## v54
==> flow/design.v (excerpt) <==
module reciprocal_float(
    input clk, rst,
    input start,
    input [31:0] x,
    output [31:0] out,
    output done, zero_flag
);
Size in the first run: roughly 1500 cells after synthesis, ~69 I/O pins, roughly 9400 um2 of cells after synthesis.
export LEC_CHECK = 0
export ABC_AREA = 1
export CAP_MARGIN = 20
export CORE_ASPECT_RATIO = 1.31
export CORE_MARGIN = 2
export CORE_UTILIZATION = 72
export CTS_CLUSTER_DIAMETER = 400
export CTS_CLUSTER_SIZE = 98
export SETUP_SLACK_MARGIN = 0.53
export SLEW_MARGIN = 20
create_clock -name core_clock -period 4.64 [get_ports {clk}]
run.sh (not shown) runs the stock make flow with config.mk's settings and CLKGATE_MAP_FILE=.
From the logs: v54 reached the end of the flow and failed the layout checks with negative setup slack.
Input-level comparison between v53 and v54:
==> flow/config.mk <==
export PLATFORM = sky130hd
export DESIGN_NAME = reciprocal_float
export DESIGN_NICKNAME = reciprocal_float
export VERILOG_FILES = /design/flow/design.v
export SDC_FILE = /design/flow/constraint.sdc
export NUM_CORES = 4
export LEC_CHECK = 0
export CAP_MARGIN = 20
export CORE_MARGIN = 2
export CORE_UTILIZATION = 65
export SLEW_MARGIN = 20
==> flow/constraint.sdc <==
create_clock -name core_clock -period 5.14 [get_ports {clk}]
set_input_delay 1.0280 -clock core_clock [delete_from_list [all_inputs] [get_ports {clk}]]
set_output_delay 1.0280 -clock core_clock [all_outputs]
set_load 0.01 [all_outputs]
Results
- Status v53: flow complete, layout not clean - negative setup slack
- When v53 is measured against v54, its area added between synthesis and finish turns out 0.20 points lower.
- Area of all sequential standard cells delta (v53 -> v54): insignificant
- v53 reports a higher critical path data arrival time than v54 does.
Input changes introduced in v13 (baseline for comparison: v53):
-- flow/config.mk --
<<< v53, line 6
export NUM_CORES = 4
export LEC_CHECK = 0
export CAP_MARGIN = 20
export CORE_MARGIN = 2
export CORE_UTILIZATION = 65
export SLEW_MARGIN = 20
>>> v13, line 6
export NUM_CORES = 4
export LEC_CHECK = 0
export ABC_AREA = 1
export CAP_MARGIN = 20
export CORE_MARGIN = 2
export CORE_UTILIZATION = 72
export SLEW_MARGIN = 20
==> flow/constraint.sdc <==
create_clock -name core_clock -period 6.54 [get_ports {clk}]
set_input_delay 1.3080 -clock core_clock [delete_from_list [all_inputs] [get_ports {clk}]]
set_output_delay 1.3080 -clock core_clock [all_outputs]
set_load 0.01 [all_outputs]
==> comparison <==
v13 finished all stages; the layout is clean.
On cell internal power dissipation, v53 loses to v13.
[v13] overall power fell 16% relative to v53
Of v53 and v13, v13 shows the lower number of rows in the core area, with v53 above it.
Per the comparison of v13 with v53, pre-CTS worst setup slack increased by 1.75 ns relative to the old numbers, half-perimeter wire length after detailed placement has increased, synthesized instance count up 37%.
v13 vs v53 — maximum number of pins on one net before global-route repair dropped about 10%.
Taking v53 as the reference point, the area after detailed placement of v13 falls by about 5%.
## Diff of input files: v35 against v13
-- flow/config.mk --
<<< v13, line 6
export NUM_CORES = 4
export LEC_CHECK = 0
export ABC_AREA = 1
export CAP_MARGIN = 20
export CORE_MARGIN = 2
export CORE_UTILIZATION = 72
export SLEW_MARGIN = 20
>>> v35, line 6
export NUM_CORES = 4
export LEC_CHECK = 0
export CAP_MARGIN = 20
export CORE_MARGIN = 2
export CORE_UTILIZATION = 39
export SLEW_MARGIN = 20
==> flow/constraint.sdc <==
create_clock -name core_clock -period 11.9 [get_ports {clk}]
set_input_delay 2.3800 -clock core_clock [delete_from_list [all_inputs] [get_ports {clk}]]
set_output_delay 2.3800 -clock core_clock [all_outputs]
set_load 0.01 [all_outputs]
Results
Comparing share of the clock period used by the worst path for v13 and v35, the smaller number came from v35. Power, v35 vs v13: down by more than half. v35 against v13: area of the mapped netlist shows a reduction of 2.7%; post-detailed-placement half-perimeter wirelength fell about 10%; power spent charging and discharging nets went down; sequential share of layout area did not really move.
For v59, these inputs were changed with respect to v35:
-- flow/config.mk --
<<< v35, line 8
export CAP_MARGIN = 20
export CORE_MARGIN = 2
export CORE_UTILIZATION = 39
export SLEW_MARGIN = 20
>>> v59, line 8
export CAP_MARGIN = 20
export CORE_MARGIN = 2
export CORE_UTILIZATION = 71
export CTS_CLUSTER_DIAMETER = 42
export PLACE_DENSITY = 0.64
export SLEW_MARGIN = 20
==> flow/constraint.sdc <==
create_clock -name core_clock -period 5.16 [get_ports {clk}]
set_input_delay 1.0320 -clock core_clock [delete_from_list [all_inputs] [get_ports {clk}]]
set_output_delay 1.0320 -clock core_clock [all_outputs]
set_load 0.01 [all_outputs]
Results
- v59 finished all stages; layout check result: FAIL, due to negative setup slack.
- Delta (v59 minus v35): routability-driven placement congestion ratio grew by about 8%; power consumption grew by 1.3 mW.
- The higher via count came out of v59.
- Diff v35 -> v59: share of synthesized area occupied by flip-flops and latches flat, number of top-level design ports flat, time the worst path needs with I/O delays and setup down 0.68 ns, highest fanout seen on the critical path down 25.
- On final critical-path setup slack, v35 beats v59.
- Comparing v35 against v59, there is no change at all in distinct cell type count after synthesis.
- For the routed length on met2, v59 came in 24% higher than v35 did.
### v59 -> v44
-- flow/config.mk --
<<< v59, line 8
export CAP_MARGIN = 20
export CORE_MARGIN = 2
export CORE_UTILIZATION = 71
export CTS_CLUSTER_DIAMETER = 42
export PLACE_DENSITY = 0.64
export SLEW_MARGIN = 20
>>> v44, line 8
export CAP_MARGIN = 20
export CORE_MARGIN = 2
export CORE_UTILIZATION = 15
export SLEW_MARGIN = 20
==> flow/constraint.sdc <==
create_clock -name core_clock -period 6.48 [get_ports {clk}]
set_input_delay 1.2960 -clock core_clock [delete_from_list [all_inputs] [get_ports {clk}]]
set_output_delay 1.2960 -clock core_clock [all_outputs]
set_load 0.01 [all_outputs]
Results
- v44 completed every stage of the flow, and the final layout passed the timing, DRC and antenna checks.
- Critical path depth was lower in v44 than in v59.
- Looking only at minimum clock period, and setting everything else aside, the higher value of v44 and v59 goes to v44.
- Going from v59 to v44, total via count after detailed routing dropped 986, number of well-tap cells placed climbed 610, worst setup slack after placement climbed 0.54 ns.
- Diff v59 -> v44: final hold slack ~0 delta, clock network power share has increased, largest vdd supply drop now smaller.
- Comparing v44 and v59, power in the clock group is higher on v59.
- Going from v59 to v44, the die area was enlarged.
- Re clock buffer count: v59 was lower than v44.

---

reciprocal_float again, from the RTL that the note above started with.
clock: 9.74 ns
lec_check: 0
cap_margin: 20
cell_pad_in_sites_detail_placement: 1
cell_pad_in_sites_global_placement: 2
core_margin: 2
core_utilization: 22
gpl_routability_driven: 0
gpl_timing_driven: 0
max_routing_layer: met5
min_routing_layer: met1
place_density_lb_addon: 0.14
setup_slack_margin: 0.47
slew_margin: 40
tns_end_percent: 15
Then changed:
- CELL_PAD_IN_SITES_DETAIL_PLACEMENT: 1 -> default
- CELL_PAD_IN_SITES_GLOBAL_PLACEMENT: 2 -> default
- CORE_UTILIZATION: 22 -> 40
- GPL_ROUTABILITY_DRIVEN: 0 -> default
- GPL_TIMING_DRIVEN: 0 -> default
- MAX_ROUTING_LAYER: met5 -> default
- MIN_ROUTING_LAYER: met1 -> default
- PLACE_DENSITY_LB_ADDON: 0.14 -> default
- SETUP_SLACK_MARGIN: 0.47 -> default
- SLEW_MARGIN: 40 -> 20
- TNS_END_PERCENT: 15 -> default
- clock period: 9.74 -> 3.62 ns (I/O delays scaled with it)
=>
- With this change the flow finished with negative setup slack left
- total power climbs to 3.1 times its value
- first-iteration DRC count came out higher by well over a third
- setup slack degrades by 4.7 ns
- clock skew stays flat
- clock power is higher to 2.7 times its value
- die area drops by well over a third
- combinational power rose to 4.6 times its value
Then changed:
- CORE_UTILIZATION: 40 -> 68
- CTS_CLUSTER_DIAMETER: default -> 38
- clock period: 3.62 -> 7.8 ns (I/O delays scaled with it)
What happened:
- With this change the flow completed with no timing, DRC or antenna violations
- worst setup slack improves by 2.9 ns
- total power drops by 60%
- die area drops by 40%
- final area drops by 30%
- worst hold slack degrades by 0.020 ns

---

Starting RTL as in the previous note.
// reciprocal_float
module reciprocal_float(
    input clk, rst,
    input start,
    input [31:0] x,
    output [31:0] out,
    output done, zero_flag
);
    wire loadE, loadM, loadS;
    wire selE, start_cordic;
    wire done_cordic, zero_input;
    reciprocal_float_DP DP (
        .clk(clk),
        .rst(rst),
        .x(x),
        .loadE(loadE),
        .loadM(loadM),
        .loadS(loadS),
        .selE(selE),
        .start_cordic(start_cordic),
        .out(out),
        .done_cordic(done_cordic),
        .zero_flag(zero_input)
    );
    reciprocal_float_CU CU (
        .clk(clk),
        .rst(rst),
        .start(start),
        .done_cordic(done_cordic),
        .zero_input(zero_input),
        .loadE(loadE),
        .loadM(loadM),
        .loadS(loadS),
        .selE(selE),
        .start_cordic(start_cordic),
        .done(done),
        .zero_flag(zero_flag)
    );
endmodule
==> flow/config.mk <==
export PLATFORM = sky130hd
export DESIGN_NAME = reciprocal_float
export DESIGN_NICKNAME = reciprocal_float
export VERILOG_FILES = /design/flow/design.v
export SDC_FILE = /design/flow/constraint.sdc
export NUM_CORES = 4
export LEC_CHECK = 0
export ABC_AREA = 1
export CAP_MARGIN = 20
export CORE_ASPECT_RATIO = 0.5
export CORE_MARGIN = 6
export CORE_UTILIZATION = 50
export CTS_CLUSTER_DIAMETER = 254
export CTS_CLUSTER_SIZE = 100
export SETUP_SLACK_MARGIN = 2.17
export SLEW_MARGIN = 20
export TNS_END_PERCENT = 35
==> flow/constraint.sdc <==
create_clock -name core_clock -period 11.0 [get_ports {clk}]
set_input_delay 2.2000 -clock core_clock [delete_from_list [all_inputs] [get_ports {clk}]]
set_output_delay 2.2000 -clock core_clock [all_outputs]
set_load 0.01 [all_outputs]
The baseline passed the timing, DRC and antenna checks.
==> next run, changes <==
- ABC_AREA: 1 -> default
- CAP_MARGIN: 20 -> 25
- CELL_PAD_IN_SITES_GLOBAL_PLACEMENT: default -> 1
- CORE_ASPECT_RATIO: 0.5 -> 0.7
- CORE_MARGIN: 6 -> 2
- CORE_UTILIZATION: 50 -> 40
- CTS_CLUSTER_DIAMETER: 254 -> default
- CTS_CLUSTER_SIZE: 100 -> default
- GPL_ROUTABILITY_DRIVEN: default -> 0
- MAX_ROUTING_LAYER: default -> met4
- MIN_ROUTING_LAYER: default -> met2
- SETUP_SLACK_MARGIN: 2.17 -> default
- TNS_END_PERCENT: 35 -> default
What happened:
- wire length decreases by 0.92%
- clock-buffer cell count does not change
- cell area decreases by 1.3%
- non-clock buffer count increases by 7
- global-route usage increases by 12 points
==> next run, changes <==
- CAP_MARGIN: 25 -> 20
- CELL_PAD_IN_SITES_GLOBAL_PLACEMENT: 1 -> default
- CORE_ASPECT_RATIO: 0.7 -> 0.5
- CORE_MARGIN: 2 -> 6
- CTS_CLUSTER_DIAMETER: default -> 20
- CTS_CLUSTER_SIZE: default -> 11
- GPL_ROUTABILITY_DRIVEN: 0 -> default
- GPL_TIMING_DRIVEN: default -> 0
- MAX_ROUTING_LAYER: met4 -> default
- MIN_ROUTING_LAYER: met2 -> default
- TNS_END_PERCENT: default -> 35
The changed run finished clean.
Routed wire length went up by 1.5%.
Design area rose by 3.1%.
Clock skew rises by 0.0044 ns.
Utilization goes up by 2.5 points.
Setup slack degrades by 0.27 ns.
Total power falls by 0.51%.
Global-route usage went down by 17 points.
First-iteration DRC count goes down by 51%.
Worst hold slack hardly moves.
Register-to-register slack got worse by 0.27 ns.
Via count came out lower by 25%.

---

Setup of build 61:
reciprocal_float again, from the RTL that the note above started with.
clock: 4.02 ns
lec_check: 0
abc_area: 1
cap_margin: 0
core_aspect_ratio: 1.35
core_margin: 2
core_utilization: 72
cts_cluster_diameter: 59
max_routing_layer: met5
place_density: 0.65
setup_slack_margin: -0.4
slew_margin: 20
tns_end_percent: 35
Completing all stages was not enough for build 61: its layout failed the final checks because of setup timing.
diff inputs: build 61 => build 24
- CORE_UTILIZATION changed from 72 to 61
- CTS_CLUSTER_DIAMETER removed (was 59)
- CORE_ASPECT_RATIO changed from 1.35 to 0.73
- CAP_MARGIN changed from 0 to 20
- SETUP_SLACK_MARGIN changed from -0.4 to -0.11
- ABC_AREA removed (was 1)
- the clock period (ns, I/O delays scaled along) changed from 4.02 to 5.26
[summary]
To summarise build 24: no stage aborted, but the layout did not pass its checks, failing on setup timing. Diff build 61 and build 24: power per standard cell area higher in build 61. Build 24 ended with less count of mapped cells out of synthesis than build 61. On build 24: cell count listed in synth_stat.txt is 27% lower than what build 61 gave.
Setup changes, build 24 to build 14
- TNS_END_PERCENT: 35 -> unset
- SETUP_SLACK_MARGIN: -0.11 -> unset
- MAX_ROUTING_LAYER: met5 -> unset
- PLACE_DENSITY: 0.65 -> unset
- CORE_ASPECT_RATIO: 0.73 -> unset
- CORE_UTILIZATION: 61 -> 40
- the clock period (ns, I/O delays scaled along): 5.26 -> 11.0
==> results <==
Number of buffers inserted by post-CTS setup repair in build 14 is 9 lower than in build 24. Between build 14 and build 24, the first-pass GRT wire length is higher for build 24. Looking only at proportion of cell area occupied by multi-input gates, and setting everything else aside, the lower value of build 14 and build 24 goes to build 24. Internal power consumption (higher): build 24. Compare build 14 and build 24 | total sequential power lower: build 14. The run with more setup slack is build 14; build 24 has less. Build 14: PASS, flow complete, no timing, DRC or antenna violations. Build 14 against build 24: signed area change from the synthesized netlist to the final layout lost 12 points, critical path depth decreased by 1 relative to the old numbers, final clock skew about even. What build 14 reported for design area has to be multiplied by 1.10 to get the figure for build 24.
For build 3, these inputs were changed with respect to build 14:
- swapping 20 for 10 in CAP_MARGIN
- putting ABC_AREA at 1 where nothing was set
- putting CTS_CLUSTER_DIAMETER at 25 where nothing was set
- putting TNS_END_PERCENT at 35 where nothing was set
- swapping 2 for 6 in CORE_MARGIN
- putting CORE_ASPECT_RATIO at 0.5 where nothing was set
- putting CTS_CLUSTER_SIZE at 100 where nothing was set
[summary]
- Both conditions hold for build 14: the flow ran to the end and the final layout passed the timing, DRC and antenna checks.
- Looking at the reports, build 3 completed the entire flow and the layout it produced met the timing, DRC and antenna checks.
- From build 14 to build 3 the numbers moved as follows: via count of the first global-routing pass picked up an extra 1311, total net switching power now sits higher, synthesized netlist net count went up, count of multi-input gates grew by 34%.
- Build 14 → build 3: final cell count without fillers +about 30%, total power picked up an extra 13%.
- | clock period minus worst slack | build 3 vs build 14 | better |
- For count of inverters not on the clock network in the layout, dividing the value from build 14 by the value from build 3 gives 0.20.
- Sequential power went up by a few percent going from build 14 to build 3.
- Compared with build 14, build 3 shows total routed wirelength that has gone up by more than 10%.
- In build 3 the relative contribution of combinational cells to total power turned out 10 points higher than in build 14.
Relative to build 3, the following input files were edited for build 19:
- swapping 25 for 254 in CTS_CLUSTER_DIAMETER
- swapping 10 for 20 in CAP_MARGIN
- clearing ABC_AREA, which used to be 1
==> comparison <==
Between build 3 and build 19, the flow reports multi-input combinational gate total decreasing by more than a quarter. Build 19 against build 3: number of clock sinks saw little to no change; number of design-rule violations left by the first detailed-router iteration lower. Build 19 reports its critical path launch point as DP.Cordic_core.DP.Iter_Count.count[0]$_DFFE_PP0P_ while build 3 reports DP.Cordic_core.DP.Iter_Count.count[1]$_DFFE_PP0P_. Build 19 vs. build 3: chip area estimate from yosys synthesis lower; maximum fanout along the worst path grew by 14%; final design area excluding fillers has decreased. Half-perimeter wire length after placement went down by more than 10% going from build 3 to build 19. [build 19] number of buffers and inverters on the critical path fell 4 relative to build 3. The run with more routed wire is build 3, not build 19. Build 19: all stages complete, timing, DRC and antenna checks passed. Build 19 vs build 3: global-route usage over all layers down in build 19.

---

Starting RTL as in the previous note.
// reciprocal_float
module reciprocal_float(
    input clk, rst,
    input start,
    input [31:0] x,
    output [31:0] out,
    output done, zero_flag
);
==> flow/config.mk <==
export PLATFORM = sky130hd
export DESIGN_NAME = reciprocal_float
export DESIGN_NICKNAME = reciprocal_float
export VERILOG_FILES = /design/flow/design.v
export SDC_FILE = /design/flow/constraint.sdc
export NUM_CORES = 4
export LEC_CHECK = 0
export CAP_MARGIN = 15
export CORE_MARGIN = 2
export CORE_UTILIZATION = 70
export CTS_CLUSTER_DIAMETER = 38
export CTS_CLUSTER_SIZE = 34
export HOLD_SLACK_MARGIN = -0.1
export SETUP_SLACK_MARGIN = 1.84
export SLEW_MARGIN = 20
==> flow/constraint.sdc <==
create_clock -name core_clock -period 7.83 [get_ports {clk}]
set_input_delay 1.5660 -clock core_clock [delete_from_list [all_inputs] [get_ports {clk}]]
set_output_delay 1.5660 -clock core_clock [all_outputs]
set_load 0.01 [all_outputs]
The first run passed the timing, DRC and antenna checks.
Next try:
CAP_MARGIN = 20   (was 15)
CORE_UTILIZATION = 40   (was 70)
CTS_CLUSTER_DIAMETER = not set   (was 38)
CTS_CLUSTER_SIZE = not set   (was 34)
HOLD_SLACK_MARGIN = not set   (was -0.1)
SETUP_SLACK_MARGIN = not set   (was 1.84)
clock period = 6.48 ns   (was 7.83 ns; I/O delays follow)
Effect:
- global-route usage came out lower by 13 points
- area after synthesis is unchanged
- worst hold slack loses 12 ps
- power came out higher by about a fifth
Next try:
CORE_UTILIZATION = 59   (was 40)
SETUP_SLACK_MARGIN = 2.31   (was not set)
clock period = 8.01 ns   (was 6.48 ns; I/O delays follow)
Effect:
- The changed run went through all stages and came out clean
- non-clock buffer count climbs by 19
- critical path depth came out higher by 2
- total power came out lower by 16%
- sequential power goes down by 19%
- area after synthesis does not change
- flip-flop count is unchanged
- synthesized cell count is unchanged
- core utilization rises by 23 points
Next try:
ABC_AREA = 1   (was not set)
CORE_UTILIZATION = 72   (was 59)
SETUP_SLACK_MARGIN = not set   (was 2.31)
clock period = 2.0 ns   (was 8.01 ns; I/O delays follow)
With this change the flow aborted during detailed placement.
Synthesized cell count is higher by 37%.
Synthesized area climbs by 2.8%.
Die size fell by 15%.
Power figures rest on the tool's default switching activity, not on a simulated workload.
